==> run a <==
==> flow/design.v <==
module float_adder(
    input   clk,
    input   rst,
    input   [31:0]  x,
    input   [31:0]  y,
    output  reg [31:0]  z,
    output  reg [1:0]   overflow  
);
    reg [24:0] m_x, m_y, m_z;
    reg [27:0] m_x_ext, m_y_ext, m_z_ext;
    reg [7:0] e_x, e_y, e_z;
    reg [2:0] s_x, s_y, s_z;
    reg [2:0] state_now;
    parameter S_start = 3'b000;
    parameter S_align = 3'b001;
    parameter S_add = 3'b010;
    parameter S_normal = 3'b011;
    parameter S_overflow = 3'b100;
    parameter S_zerocheck = 3'b101;
    parameter S_IDLE = 3'b110;
    wire [5:0] shift_bit;
    FHB32 fhb32_x(
        .x({4'b0, m_z_ext}),
        .high_bit(shift_bit)
    );
    always @(posedge clk or negedge rst) begin
        if (!rst) begin
            state_now <= S_start;
        end
        else begin
            case(state_now)
                S_start: begin
                    if ((x[30:23] == 8'd255 && x[22:0] != 0) || (y[30:23] == 8'd255 && y[22:0] != 0))
                        state_now <= S_overflow;
                    else if ((x[30:23] == 8'd255 && x[22:0] == 0) || (y[30:23] == 8'd255 && y[22:0] == 0))
                        state_now <= S_overflow;
                    else
                        state_now <= S_zerocheck;
                end
                S_zerocheck: begin
                    if ((m_x[22:0] == 0 && e_x == 8'b0) || (m_y[22:0] == 0 && e_y == 8'b0))
                        state_now <= S_overflow;
                    else
                        state_now <= S_align;
                end
                S_align: state_now <= S_add;
                S_add: begin
                    if (s_x != s_y && m_x_ext == m_y_ext)
                        state_now <= S_overflow;
                    else
                        state_now <= S_normal;
                end
                S_normal: state_now <= S_overflow;
                default: state_now <= S_IDLE;
            endcase
        end
    end
    always @(posedge clk) begin
        case(state_now)
            S_start: begin
                e_x <= x[30:23];
                e_y <= y[30:23];
                m_x <= {2'b01, x[22:0]};  
                m_y <= {2'b01, y[22:0]};
                s_x <= {2'b0, x[31]};
                s_y <= {2'b0, y[31]};
                if ((x[30:23] == 8'd255 && x[22:0] != 0) || (y[30:23] == 8'd255 && y[22:0] != 0)) begin
                    overflow <= 2'b11;
                    s_z <= 3'd1;
                    e_z <= 8'd255;
                    m_z <= 25'h7fffff;
                end
                else if ((x[30:23] == 8'd255 && x[22:0] == 0) || (y[30:23] == 8'd255 && y[22:0] == 0)) begin
                    overflow <= 2'b11;
                    s_z <= {2'b0, x[31]};
                    e_z <= 8'd255;
                    if ((x[30:23] == 8'd255 && x[22:0] == 0) && (y[30:23] == 8'd255 && y[22:0] == 0) && x[31] != y[31]) begin
                        m_z <= 25'h7fffff;
                    end else begin
                        m_z <= 25'b0;
                    end
                end
                else begin
                    overflow <= 2'b00;
                end
            end
            S_zerocheck: begin
                if (m_x[22:0] == 0 && e_x == 8'b0) begin
                    s_z <= s_y;
                    e_z <= e_y;
                    m_z <= m_y;
                end
                else if (m_y[22:0] == 0 && e_y == 8'b0) begin
                    s_z <= s_x;
                    e_z <= e_x;
                    m_z <= m_x;
                end
            end
            S_align: begin
                if (e_x == e_y) begin
                    e_z <= e_x;
                    m_x_ext <= {m_x[23:0], 3'b0};
                    m_y_ext <= {m_y[23:0], 3'b0};
                end else if (e_x < e_y) begin
                    e_z <= e_y;
                    m_x_ext <= {m_x >> (e_y - e_x), 3'b0};
                    m_y_ext <= {m_y[23:0], 3'b0};
                end else begin
                    e_z <= e_x;
                    m_x_ext <= {m_x[23:0], 3'b0};
                    m_y_ext <= {m_y >> (e_x - e_y), 3'b0};
                end
            end
            S_add: begin
                if (s_x == s_y) begin
                    m_z_ext <= m_x_ext + m_y_ext;
                    s_z <= s_x;
                end else begin
                    if (m_x_ext < m_y_ext) begin
                        m_z_ext <= m_y_ext - m_x_ext;
                        s_z <= s_y;
                    end else if (m_x_ext > m_y_ext) begin
                        m_z_ext <= m_x_ext - m_y_ext;
                        s_z <= s_x;
                    end else begin
                        m_z <= 25'd0;
                        e_z <= 8'd0;
                        s_z <= 3'd0;
                    end
                end
            end
            S_normal: begin
                if (m_z_ext[27] == 1'b1) begin
                    if (e_z == 8'd254) begin
                        s_z <= s_x;
                        e_z <= 8'd255;
                        m_z <= 0;
                        overflow <= 2'b01;
                    end else begin
                        m_z <= {1'b0, m_z_ext[26:4]};
                        e_z <= e_z + 8'b1;
                    end
                end else begin
                    if (m_z_ext[26] == 1'b0 && e_z >= 1) begin
                        m_z <= (m_z_ext << (6'd26 - shift_bit)) >> 3;
                        e_z <= e_z + shift_bit - 6'd26;
                    end
                    else begin
                        m_z <= m_z_ext[27:3];
                    end
                end
            end
            S_overflow: begin
                z <= {s_z[0], e_z[7:0], m_z[22:0]};
            end
            default: ;
        endcase
    end
endmodule
module FHB32(
    input [31:0] x,
    output reg [5:0] high_bit
);
    integer i;
    always @(*) begin
        high_bit = 0;
        for (i = 0; i < 32; i = i + 1)
            if (x[i] == 1'b1) high_bit = i[5:0];
    end
endmodule
==> flow/run.sh <==
#!/bin/bash
# the make line also repeats each setting of config.mk as NAME=value (left out here)
make -C /OpenROAD-flow-scripts/flow DESIGN_CONFIG=/design/flow/config.mk WORK_HOME=/design/flow/orfs CLKGATE_MAP_FILE= finish
==> flow/config.mk <==
export PLATFORM = sky130hd
export DESIGN_NAME = float_adder
export DESIGN_NICKNAME = float_adder
export VERILOG_FILES = /design/flow/design.v
export SDC_FILE = /design/flow/constraint.sdc
export NUM_CORES = 4
export LEC_CHECK = 0
export CAP_MARGIN = 35
export CELL_PAD_IN_SITES_DETAIL_PLACEMENT = 1
export CELL_PAD_IN_SITES_GLOBAL_PLACEMENT = 3
export CORE_ASPECT_RATIO = 0.56
export CORE_MARGIN = 2
export CORE_UTILIZATION = 33
export GPL_ROUTABILITY_DRIVEN = 0
export GPL_TIMING_DRIVEN = 0
export HOLD_SLACK_MARGIN = -0.05
export MIN_ROUTING_LAYER = met2
export PLACE_DENSITY_LB_ADDON = 0.24
export SLEW_MARGIN = 20
export TNS_END_PERCENT = 80
==> flow/constraint.sdc <==
create_clock -name core_clock -period 3.18 [get_ports {clk}]
set_input_delay 0.6360 -clock core_clock [delete_from_list [all_inputs] [get_ports {clk}]]
set_output_delay 0.6360 -clock core_clock [all_outputs]
set_load 0.01 [all_outputs]
==> run b (differences from run a) <==
==> flow/config.mk (replaced) <==
export PLATFORM = sky130hd
export DESIGN_NAME = float_adder
export DESIGN_NICKNAME = float_adder
export VERILOG_FILES = /design/flow/design.v
export SDC_FILE = /design/flow/constraint.sdc
export NUM_CORES = 4
export LEC_CHECK = 0
export CAP_MARGIN = 15
export CORE_MARGIN = 2
export CORE_UTILIZATION = 72
export CTS_CLUSTER_DIAMETER = 99
export HOLD_SLACK_MARGIN = -0.09
export PLACE_DENSITY = 0.78
export SLEW_MARGIN = 20
==> flow/constraint.sdc (replaced) <==
create_clock -name core_clock -period 3.49 [get_ports {clk}]
set_input_delay 0.6980 -clock core_clock [delete_from_list [all_inputs] [get_ports {clk}]]
set_output_delay 0.6980 -clock core_clock [all_outputs]
set_load 0.01 [all_outputs]
==> run c (differences from run a) <==
==> flow/config.mk (replaced) <==
export PLATFORM = sky130hd
export DESIGN_NAME = float_adder
export DESIGN_NICKNAME = float_adder
export VERILOG_FILES = /design/flow/design.v
export SDC_FILE = /design/flow/constraint.sdc
export NUM_CORES = 4
export LEC_CHECK = 0
export CAP_MARGIN = 20
export CORE_MARGIN = 2
export CORE_UTILIZATION = 68
export CTS_CLUSTER_DIAMETER = 190
export CTS_CLUSTER_SIZE = 93
export PLACE_DENSITY = 0.39
export SLEW_MARGIN = 20
export TNS_END_PERCENT = 30
==> flow/constraint.sdc (replaced) <==
create_clock -name core_clock -period 0.958 [get_ports {clk}]
set_input_delay 0.1916 -clock core_clock [delete_from_list [all_inputs] [get_ports {clk}]]
set_output_delay 0.1916 -clock core_clock [all_outputs]
set_load 0.01 [all_outputs]
==> impl_metrics.yaml <==
# flow metrics
status:
  status: "aborted with a tool error"
  lastStage: "global routing (5_1_grt)"
  firstError: "[ERROR GRT-0116] Global routing finished with congestion. Check the congestion regions in the DRC Viewer."
clock_tree:
  cts_inserted_buffers: 22
  cts_resized: 421
floorplanning:
  fp.dieH_um: 175
-- figures above: run a

==> impl_metrics.yaml <==
# flow metrics
status:
  status: "aborted with a tool error"
  lastStage: "clock tree synthesis (4_1_cts)"
  firstError: "[ERROR DPL-0038] Utilization greater than 100%, impossible to legalize"
floorplanning:
  num_rows: 58
  fp.dieH_um: 163
synth:
  area_leaders: "edfxtp_1, ha_1, a21oi_1"
  synthTopLogicFamily: "AND-OR/OR-AND gates"
  aoi_share_pct: 22.6
placed_design:
  dp_slack_ns: -2.84
-- figures above: run c

==> impl_metrics.yaml <==
# implementation run metrics
floorplanning:
  fp.dieH_um: 159
status:
  violatedChecks: "negative setup slack"
  status: "finished with violations"
setup_path:
  worstReg2RegEnd: "e_z[7]$_SDFFCE_PN1P_"
final_timing:
  period_used_pct: 102
  setup_violations: 4
  worst_slack_ns: -0.0723
power_and_ir_drop:
  p_seq_share_pct: 29.4
clock_tree:
  cts_inserted_buffers: 23
-- figures above: run b


* * *

==> inputs of 11-14 <==
Starts from the design.v that is shown in full above.
Settings: LEC_CHECK=0, ABC_AREA=1, CAP_MARGIN=20, CORE_ASPECT_RATIO=0.5, CORE_MARGIN=2, CORE_UTILIZATION=72, CTS_CLUSTER_DIAMETER=190, CTS_CLUSTER_SIZE=93, PLACE_DENSITY=0.39, SLEW_MARGIN=20, TNS_END_PERCENT=30; clock period 0.958 ns.
run.sh (not shown) runs the stock make flow with config.mk's settings and CLKGATE_MAP_FILE=.
==> 07-09 (differences from 11-14) <==
- ABC_AREA: 1 -> unset
- CORE_ASPECT_RATIO: 0.5 -> unset
- CORE_UTILIZATION: 72 -> 40
- CTS_CLUSTER_DIAMETER: 190 -> unset
- CTS_CLUSTER_SIZE: 93 -> unset
- PLACE_DENSITY: 0.39 -> unset
- SETUP_SLACK_MARGIN: unset -> 0.25
- TNS_END_PERCENT: 30 -> unset
==> flow/constraint.sdc (replaced) <==
create_clock -name core_clock -period 4.22 [get_ports {clk}]
set_input_delay 0.8440 -clock core_clock [delete_from_list [all_inputs] [get_ports {clk}]]
set_output_delay 0.8440 -clock core_clock [all_outputs]
set_load 0.01 [all_outputs]
==> qor.yml <==
outcome: "did not finish"
haltStage: "detailed placement (3_5_place_dp)"
stop_error: "[ERROR DPL-0033] detailed placement checks failed during check placement."
area_leaders: "edfxtp_1 (37%), nand2_1 (9.6%), ha_1 (8.1%), nand3_1 (6.5%), o21ai_0 (6.3%)"
synth-xor-area-share_pct: 2.225
syn_inst: 2144
aoi_share_pct: 19.31
die-height_um: 111.3
initCoreUtil_pct: 72.95
yosys_cells: 2144
fp_nets: 2323
# the run above: 11-14

==> qor.yml <==
antenna_found_initial: 0
initCoreUtil_pct: 40.26
area_leaders: "edfxtp_1 (35%), ha_1 (7.8%), a21oi_1 (5.0%), nor2_1 (3.9%), nand2_1 (3.6%)"
die-height_um: 211.8
outcome: "complete, no violations"
syn_inst: 1904
yosys_cells: 1904
fp_nets: 2083
# the run above: 07-09

